north:
==> flow/design.v (excerpt) <==
module cpu(
    input clk,
    input reset,
    output [7:0] address,
    input [7:0] from_memory,
    output write,
    output [7:0] to_memory
);
Size: ~1000 cells after synthesis, about 180 flip-flops, roughly 27 I/O pins, about 11000 sq um of cells after synthesis.
export LEC_CHECK = 0
export ABC_AREA = 0
export CAP_MARGIN = 20
export CELL_PAD_IN_SITES_GLOBAL_PLACEMENT = 0
export CORE_MARGIN = 2
export CORE_UTILIZATION = 72
export CTS_CLUSTER_SIZE = 99
export MAX_ROUTING_LAYER = met4
export MIN_ROUTING_LAYER = met1
export PLACE_DENSITY_LB_ADDON = 0.15
export SETUP_SLACK_MARGIN = -0.26
export SLEW_MARGIN = 20
create_clock -name core_clock -period 3.48 [get_ports {clk}]
run.sh (not shown) runs the stock make flow with config.mk's settings and CLKGATE_MAP_FILE=.
For north, the flow was terminated by a tool error in clock tree synthesis (4_1_cts) and produced no final design.
Here is what was changed in the inputs of south compared with north.
# north
export LEC_CHECK = 0
export ABC_AREA = 0
export CAP_MARGIN = 20
export CELL_PAD_IN_SITES_GLOBAL_PLACEMENT = 0
export CORE_MARGIN = 2
export CORE_UTILIZATION = 72
export CTS_CLUSTER_SIZE = 99
export MAX_ROUTING_LAYER = met4
export MIN_ROUTING_LAYER = met1
export PLACE_DENSITY_LB_ADDON = 0.15
export SETUP_SLACK_MARGIN = -0.26
export SLEW_MARGIN = 20
create_clock -name core_clock -period 3.48 [get_ports {clk}]
# south
export LEC_CHECK = 0
export ABC_AREA = 1
export CAP_MARGIN = 20
export CELL_PAD_IN_SITES_GLOBAL_PLACEMENT = 0
export CORE_MARGIN = 2
export CORE_UTILIZATION = 72
export CTS_CLUSTER_DIAMETER = 54
export CTS_CLUSTER_SIZE = 28
export GPL_ROUTABILITY_DRIVEN = 0
export MAX_ROUTING_LAYER = met4
export MIN_ROUTING_LAYER = met1
export PLACE_DENSITY_LB_ADDON = 0.15
export SLEW_MARGIN = 20
create_clock -name core_clock -period 3.77 [get_ports {clk}]
Notes after the runs:
Taking south as 1.0, north lands at 0.907 on die area. Not one of south and north finished clean. Tool error DPL-0038 stopped north during clock tree synthesis (4_1_cts); no final results. Number of core rows (south over north): increase, 3. Sort south and north by simple-gate area share of the yosys netlist desc -> top: south. Across both runs, initial cell density of the core was lower for south than for north. The final reports for south and north show aoi/oai-family share of the synthesized area lower in the former. Going from north to south, die height grew by a few percent. The lower post-synthesis chip area from yosys came out of north.
The following lists how east was set up differently from south:
# south
export LEC_CHECK = 0
export ABC_AREA = 1
export CAP_MARGIN = 20
export CELL_PAD_IN_SITES_GLOBAL_PLACEMENT = 0
export CORE_MARGIN = 2
export CORE_UTILIZATION = 72
export CTS_CLUSTER_DIAMETER = 54
export CTS_CLUSTER_SIZE = 28
export GPL_ROUTABILITY_DRIVEN = 0
export MAX_ROUTING_LAYER = met4
export MIN_ROUTING_LAYER = met1
export PLACE_DENSITY_LB_ADDON = 0.15
export SLEW_MARGIN = 20
create_clock -name core_clock -period 3.77 [get_ports {clk}]
# east
export LEC_CHECK = 0
export ABC_AREA = 1
export CAP_MARGIN = 20
export CORE_MARGIN = 2
export CORE_UTILIZATION = 68
export SLEW_MARGIN = 20
create_clock -name core_clock -period 4.5 [get_ports {clk}]
==> results <==
east: done, clean on timing, DRC and antenna. Taking south over east, the die area ratio works out to 0.946. Relative to south, the total setup buffers inserted after CTS of east is lower by 24. south -> east: post-synthesis instance total delta 0, exact match. As of east, placed wire-length estimate had fallen by a few percent compared to south. Summary of east over south: placement-stage worst setup slack grew by 0.44 ns; port buffer count level; cell resize tally after clock tree synthesis now sits lower. Die extent in y went up by a few percent going from south to east. south → east: number of standard-cell rows in the floorplan moved up, placement-stage cell area shrank by about 7%, placed cell count shrank by 112.

---

## juniper
Starting RTL as in the previous note.
clock: 5.29 ns
lec_check: 0
abc_area: 0
cap_margin: 20
cell_pad_in_sites_global_placement: 0
core_aspect_ratio: 0.53
core_margin: 10
core_utilization: 54
cts_cluster_size: 93
gpl_routability_driven: 0
max_routing_layer: met4
min_routing_layer: met2
place_density: 0.89
slew_margin: 20
tns_end_percent: 35
In the summary table, juniper is marked failed, with error GRT-0116 raised in 5_1_grt.
diff inputs: juniper => lagoon
- PLACE_DENSITY removed (was 0.89)
- ABC_AREA removed (was 0)
- TNS_END_PERCENT removed (was 35)
- CORE_UTILIZATION changed from 54 to 65
- CORE_MARGIN changed from 10 to 2
- CORE_ASPECT_RATIO removed (was 0.53)
- CTS_CLUSTER_SIZE removed (was 93)
- MIN_ROUTING_LAYER removed (was met2)
- MAX_ROUTING_LAYER removed (was met4)
- CELL_PAD_IN_SITES_GLOBAL_PLACEMENT removed (was 0)
- GPL_ROUTABILITY_DRIVEN removed (was 0)
- the clock period (ns, I/O delays scaled along) changed from 5.29 to 4.33
==> comparison <==
Going from juniper to lagoon, chip area went down 8700 um^2; area of the core went down 16%; y dimension of the die now sits higher; number of placed instances with taps included +about 5.4%.
Among lagoon and juniper, the run that stopped before the end is juniper, and it is the only one.
lagoon finished all stages; layout check result: FAIL, due to negative setup slack.
lagoon ends up with higher post-CTS resize count than juniper does.
diff inputs: lagoon => harbor
- TNS_END_PERCENT newly set to 50
- CELL_PAD_IN_SITES_GLOBAL_PLACEMENT newly set to 0
- MIN_ROUTING_LAYER newly set to met1
- CTS_CLUSTER_SIZE newly set to 28
- CORE_UTILIZATION changed from 65 to 72
- ABC_AREA newly set to 1
- PLACE_DENSITY newly set to 0.65
- MAX_ROUTING_LAYER newly set to met4
- the clock period (ns, I/O delays scaled along) changed from 4.33 to 3.77
[compare] base=lagoon new=harbor: number of nets in the synthesized netlist rose by about 40%, number of gates resized after cts rose by about 100%, post-CTS setup buffer count rose by 2, die footprint stayed essentially flat.
5_1_grt: harbor exited with error

---

Starting RTL as in the previous note.
clock: 7.0 ns
lec_check: 0
abc_area: 1
cap_margin: 10
cell_pad_in_sites_detail_placement: 1
cell_pad_in_sites_global_placement: 3
core_aspect_ratio: 0.62
core_margin: 10
core_utilization: 71
cts_cluster_diameter: 306
gpl_routability_driven: 0
place_density: 0.62
setup_slack_margin: 1.37
slew_margin: 30
The starting point failed in global placement without I/O with GPL-0301.
==> next run, changes <==
- ABC_AREA: 1 -> unset
- CAP_MARGIN: 10 -> 20
- CELL_PAD_IN_SITES_DETAIL_PLACEMENT: 1 -> unset
- CELL_PAD_IN_SITES_GLOBAL_PLACEMENT: 3 -> unset
- CORE_ASPECT_RATIO: 0.62 -> unset
- CORE_MARGIN: 10 -> 2
- CORE_UTILIZATION: 71 -> 24
- CTS_CLUSTER_DIAMETER: 306 -> unset
- GPL_ROUTABILITY_DRIVEN: 0 -> unset
- PLACE_DENSITY: 0.62 -> unset
- SETUP_SLACK_MARGIN: 1.37 -> unset
- SLEW_MARGIN: 30 -> 20
- clock period: 7.0 -> 7.43 ns (I/O delays scaled with it)
The new run finished with timing, DRC and antenna clean; synthesized cell count goes down by a quarter to a third; die area went up by well over a third; area after synthesis fell by roughly a tenth.
==> next run, changes <==
- CORE_UTILIZATION: 24 -> 66
- clock period: 7.43 -> 6.25 ns (I/O delays scaled with it)
=> Total power rose by 24%. Cell area fell by 2.4%. Setup slack is worse by 820 ps. Routed wire length increases by 3.7%. Sequential share of layout area grows by 1.0 points. Cell count shrinks by about 22%. Sequential power went up by 19%.
==> next run, changes <==
- CORE_UTILIZATION: 66 -> 40
Effect: The new run completed with no timing, DRC or antenna violations. Clock power decreases by about 5%. Core utilization decreases by 30 points. Hold slack improved by 5.6 ps. Register-to-register slack improved by 160 ps. Worst setup slack is better by 160 ps. Global-route usage goes down by 17 points. Via count went down by 5.9%. Maximum frequency rises by 2.7%.
==> next run, changes <==
- ABC_AREA: unset -> 1
- CORE_ASPECT_RATIO: unset -> 1.38
- CORE_UTILIZATION: 40 -> 72
- CTS_CLUSTER_DIAMETER: unset -> 369
- CTS_CLUSTER_SIZE: unset -> 98
- PLACE_DENSITY: unset -> 0.38
- clock period: 6.25 -> 3.15 ns (I/O delays scaled with it)
=> Now the flow never finished: it broke off in global routing (GRT-0116). Area after synthesis goes up by roughly a tenth. Die size goes down by well over a third. Synthesized cell count goes up by well over a third.
==> next run, changes <==
- CAP_MARGIN: 20 -> 25
- CORE_ASPECT_RATIO: 1.38 -> unset
- CORE_UTILIZATION: 72 -> 40
- CTS_CLUSTER_DIAMETER: 369 -> unset
- CTS_CLUSTER_SIZE: 98 -> unset
- PLACE_DENSITY: 0.38 -> unset
- SLEW_MARGIN: 20 -> 15
- clock period: 3.15 -> 7.0 ns (I/O delays scaled with it)
The new run completed without violations; area after synthesis stays the same; die size rose by 77%; synthesized cell count is unchanged.

---

Starting RTL as in the previous note.
export LEC_CHECK = 0
export ABC_AREA = 1
export CAP_MARGIN = 20
export CELL_PAD_IN_SITES_GLOBAL_PLACEMENT = 0
export CORE_ASPECT_RATIO = 0.5
export CORE_MARGIN = 2
export CORE_UTILIZATION = 16
export CTS_CLUSTER_DIAMETER = 221
export CTS_CLUSTER_SIZE = 99
export MAX_ROUTING_LAYER = met4
export MIN_ROUTING_LAYER = met1
export PLACE_DENSITY = 0.86
export SLEW_MARGIN = 20
export TNS_END_PERCENT = 10
create_clock -name core_clock -period 5.33 [get_ports {clk}]
The first run completed without violations.
Rerun with:
--- a/flow/config.mk
+++ b/flow/config.mk
@@ -10,11 +10,8 @@
 export CELL_PAD_IN_SITES_GLOBAL_PLACEMENT = 0
-export CORE_ASPECT_RATIO = 0.5
 export CORE_MARGIN = 2
-export CORE_UTILIZATION = 16
-export CTS_CLUSTER_DIAMETER = 221
-export CTS_CLUSTER_SIZE = 99
+export CORE_UTILIZATION = 72
+export CTS_CLUSTER_SIZE = 28
 export MAX_ROUTING_LAYER = met4
 export MIN_ROUTING_LAYER = met1
-export PLACE_DENSITY = 0.86
+export PLACE_DENSITY = 0.65
 export SLEW_MARGIN = 20
-export TNS_END_PERCENT = 10
==> flow/constraint.sdc (replaced) <==
create_clock -name core_clock -period 3.77 [get_ports {clk}]
set_input_delay 0.7540 -clock core_clock [delete_from_list [all_inputs] [get_ports {clk}]]
set_output_delay 0.7540 -clock core_clock [all_outputs]
set_load 0.01 [all_outputs]
After rerunning: Now the flow never finished: it broke off in global routing; synthesized cell count stays the same; die size drops by about 80%; synthesized area stays the same.
Rerun with:
==> flow/config.mk (replaced) <==
export PLATFORM = sky130hd
export DESIGN_NAME = cpu
export DESIGN_NICKNAME = cpu
export VERILOG_FILES = /design/flow/design.v
export SDC_FILE = /design/flow/constraint.sdc
export NUM_CORES = 4
export LEC_CHECK = 0
export CAP_MARGIN = 20
export CORE_MARGIN = 2
export CORE_UTILIZATION = 66
export CTS_CLUSTER_SIZE = 40
export SLEW_MARGIN = 20
==> flow/constraint.sdc (replaced) <==
create_clock -name core_clock -period 5.0 [get_ports {clk}]
set_input_delay 1.0000 -clock core_clock [delete_from_list [all_inputs] [get_ports {clk}]]
set_output_delay 1.0000 -clock core_clock [all_outputs]
set_load 0.01 [all_outputs]
The new run ran to the end with violations: setup timing; area after synthesis fell by roughly a tenth; synthesized cell count is lower by a quarter to a third; die area shrinks slightly.
Rerun with:
--- a/flow/config.mk
+++ b/flow/config.mk
@@ -9,4 +9,3 @@
 export CORE_MARGIN = 2
-export CORE_UTILIZATION = 66
-export CTS_CLUSTER_SIZE = 40
+export CORE_UTILIZATION = 58
 export SLEW_MARGIN = 20
==> flow/constraint.sdc (replaced) <==
create_clock -name core_clock -period 4.33 [get_ports {clk}]
set_input_delay 0.8660 -clock core_clock [delete_from_list [all_inputs] [get_ports {clk}]]
set_output_delay 0.8660 -clock core_clock [all_outputs]
set_load 0.01 [all_outputs]
- The new run finished but fails on setup timing
- count of clock-buffer cells in the layout drops by 1
- synthesized area does not change
- via count grows by a few percent
Rerun with:
--- a/flow/config.mk
+++ b/flow/config.mk
@@ -7,5 +7,10 @@
 export LEC_CHECK = 0
+export ABC_AREA = 1
 export CAP_MARGIN = 20
 export CORE_MARGIN = 2
-export CORE_UTILIZATION = 58
+export CORE_UTILIZATION = 72
+export CTS_CLUSTER_DIAMETER = 369
+export CTS_CLUSTER_SIZE = 98
+export PLACE_DENSITY = 0.38
+export SETUP_SLACK_MARGIN = 0.93
 export SLEW_MARGIN = 20
==> flow/constraint.sdc (replaced) <==
create_clock -name core_clock -period 3.15 [get_ports {clk}]
set_input_delay 0.6300 -clock core_clock [delete_from_list [all_inputs] [get_ports {clk}]]
set_output_delay 0.6300 -clock core_clock [all_outputs]
set_load 0.01 [all_outputs]
What happened: Now the flow failed in global routing (GRT-0232). Synthesized area goes up by about 10%. Die size goes down by about 11%. Synthesized cell count goes up by about 44%.
Power figures rest on the tool's default switching activity, not on a simulated workload.
